==> flow/design.v <==
module counter_1000(clk,rst,clkout,statechange);
input clk,rst;
output clkout;
output [1:0] statechange;
reg clkout;
reg [9:0] flag1;
reg [1:0] statechange;
always @(posedge clk) 
begin   
    if(rst)
        begin
            flag1<=0;
            clkout<=1'b1;
        end
	else if(flag1<500) 
		begin
			flag1<=flag1+1;
			clkout<=1'b1;
		end 
	else if(flag1<1000)
		begin
			flag1<=flag1+1;
			clkout<=1'b0;
        end
    else if(flag1==1000)
        begin
            flag1<=0;
            clkout<=1'b1;
		end
end
always @(posedge clk)
begin 
    if(rst)
        statechange <= 0;
    else if(flag1==1000)
    begin
        if(statechange<3)
            statechange <= statechange + 1;
        else
            statechange <= 0;
    end
end
endmodule
module TrigSignal(clk_1m,rst,trig);
input clk_1m,rst;
output trig;
reg trig;
reg [16:0]flag1;
always @(posedge clk_1m) 
begin   
    if(rst)
        begin
            flag1<=0;
            trig<=1'b0;
        end
	else if(flag1<15) 
		begin
			flag1<=flag1+1;
			trig<=1'b1;
		end 
	else if(flag1<100000)
		begin
			flag1<=flag1+1;
			trig<=1'b0;
        end
    else if(flag1==100000)
        begin
            flag1<=0;
            trig<=1'b0;
		end
end
endmodule 
module PosCounter(clk_1m,rst,echo,dis_count);
input clk_1m,rst,echo;
output [19:0] dis_count;
reg [19:0] dis_count;
reg [19:0] count;
reg [19:0] countfinal;
always@(posedge clk_1m)
begin 
    if(rst)
    begin
        dis_count <= 0;
        count <= 0;
        countfinal <= 0;
    end
    else if(echo == 1'b1)
    begin
        count <= count+1;
        countfinal <= count;
    end
    else 
    begin
        dis_count <= countfinal *120 >> 6;
        count <= 0;
    end
end 
endmodule  
module Showdigit(in,LED_activating_counter,out1,out2);
input [19:0] in;
input [1:0] LED_activating_counter;
output reg [6:0] out1;
output reg [3:0] out2;
reg [3:0] outnumber;
always @(*)
begin
    case(LED_activating_counter)
    2'b00: 
    begin
        out2 = 4'b0111; 
        outnumber = (in / 10000)%10; 
    end
    2'b01: 
    begin
        out2 = 4'b1011; 
        outnumber = (in / 1000)%10; 
    end
    2'b10: 
    begin
        out2 = 4'b1101; 
        outnumber = ((in / 100)%10); 
    end
    2'b11: 
    begin
        out2 = 4'b1110; 
        outnumber = ((in / 10)%10); 
    end
    default: begin out2 = 4'b1111; outnumber = 4'b0000; end
    endcase
end
always@(*)
begin
    case(outnumber)
    4'b0000: out1 = 7'b0000001;  
    4'b0001: out1 = 7'b1001111;  
    4'b0010: out1 = 7'b0010010;  
    4'b0011: out1 = 7'b0000110;  
    4'b0100: out1 = 7'b1001100;  
    4'b0101: out1 = 7'b0100100;  
    4'b0110: out1 = 7'b0100000;  
    4'b0111: out1 = 7'b0001111;  
    4'b1000: out1 = 7'b0000000;  
    4'b1001: out1 = 7'b0000100;  
    default: out1 = 7'b0000001;  
    endcase
end
endmodule  
module Top(clk, rst, Trig, Echo, distance, sel);
input clk, rst, Echo;
output Trig;
output [6:0] distance;
output [3:0] sel;
wire [19:0] dis;
wire [1:0] state;
wire clk_1k;
counter_1000 u3(.clk(clk), .rst(rst), .clkout(clk_1k), .statechange(state));
TrigSignal u1(.clk_1m(clk), .rst(rst), .trig(Trig));
PosCounter u2(.clk_1m(clk), .rst(rst), .echo(Echo), .dis_count(dis));
Showdigit u4(.in(dis),.LED_activating_counter(state),.out1(distance[6:0]),.out2(sel[3:0]));
endmodule  
clock: 756.0 ns
lec_check: 0
cap_margin: 20
core_margin: 2
core_utilization: 72
cts_cluster_diameter: 41
hold_slack_margin: -0.1
slew_margin: 20
tns_end_percent: 40
run.sh (not shown) runs the stock make flow with config.mk's settings and CLKGATE_MAP_FILE=.
Rerun with:
--- a/flow/config.mk
+++ b/flow/config.mk
@@ -7,8 +7,9 @@
 export LEC_CHECK = 0
-export CAP_MARGIN = 20
+export ABC_AREA = 1
+export CAP_MARGIN = 35
 export CORE_MARGIN = 2
 export CORE_UTILIZATION = 72
-export CTS_CLUSTER_DIAMETER = 41
-export HOLD_SLACK_MARGIN = -0.1
+export CTS_CLUSTER_SIZE = 13
+export HOLD_SLACK_MARGIN = 0.29
+export PLACE_DENSITY_LB_ADDON = 0.28
 export SLEW_MARGIN = 20
-export TNS_END_PERCENT = 40
==> flow/constraint.sdc (replaced) <==
create_clock -name core_clock -period 163.0 [get_ports {clk}]
set_input_delay 32.6000 -clock core_clock [delete_from_list [all_inputs] [get_ports {clk}]]
set_output_delay 32.6000 -clock core_clock [all_outputs]
set_load 0.01 [all_outputs]
Result: Register-to-register slack loses 590000 ps; worst setup slack loses 450000 ps.
Rerun with:
--- a/flow/config.mk
+++ b/flow/config.mk
@@ -11,5 +11,6 @@
 export CORE_UTILIZATION = 72
+export CTS_CLUSTER_DIAMETER = 323
 export CTS_CLUSTER_SIZE = 13
 export HOLD_SLACK_MARGIN = 0.29
-export PLACE_DENSITY_LB_ADDON = 0.28
-export SLEW_MARGIN = 20
+export PLACE_DENSITY_LB_ADDON = 0.24
+export SLEW_MARGIN = 40
=> The changed run completed with no timing, DRC or antenna violations. Die size does not change. Sequential cell count is unchanged. Routed wire length stays flat. Synthesized area is unchanged. Clock-buffer cell count rose by 1. Via count fell by 0.39%.
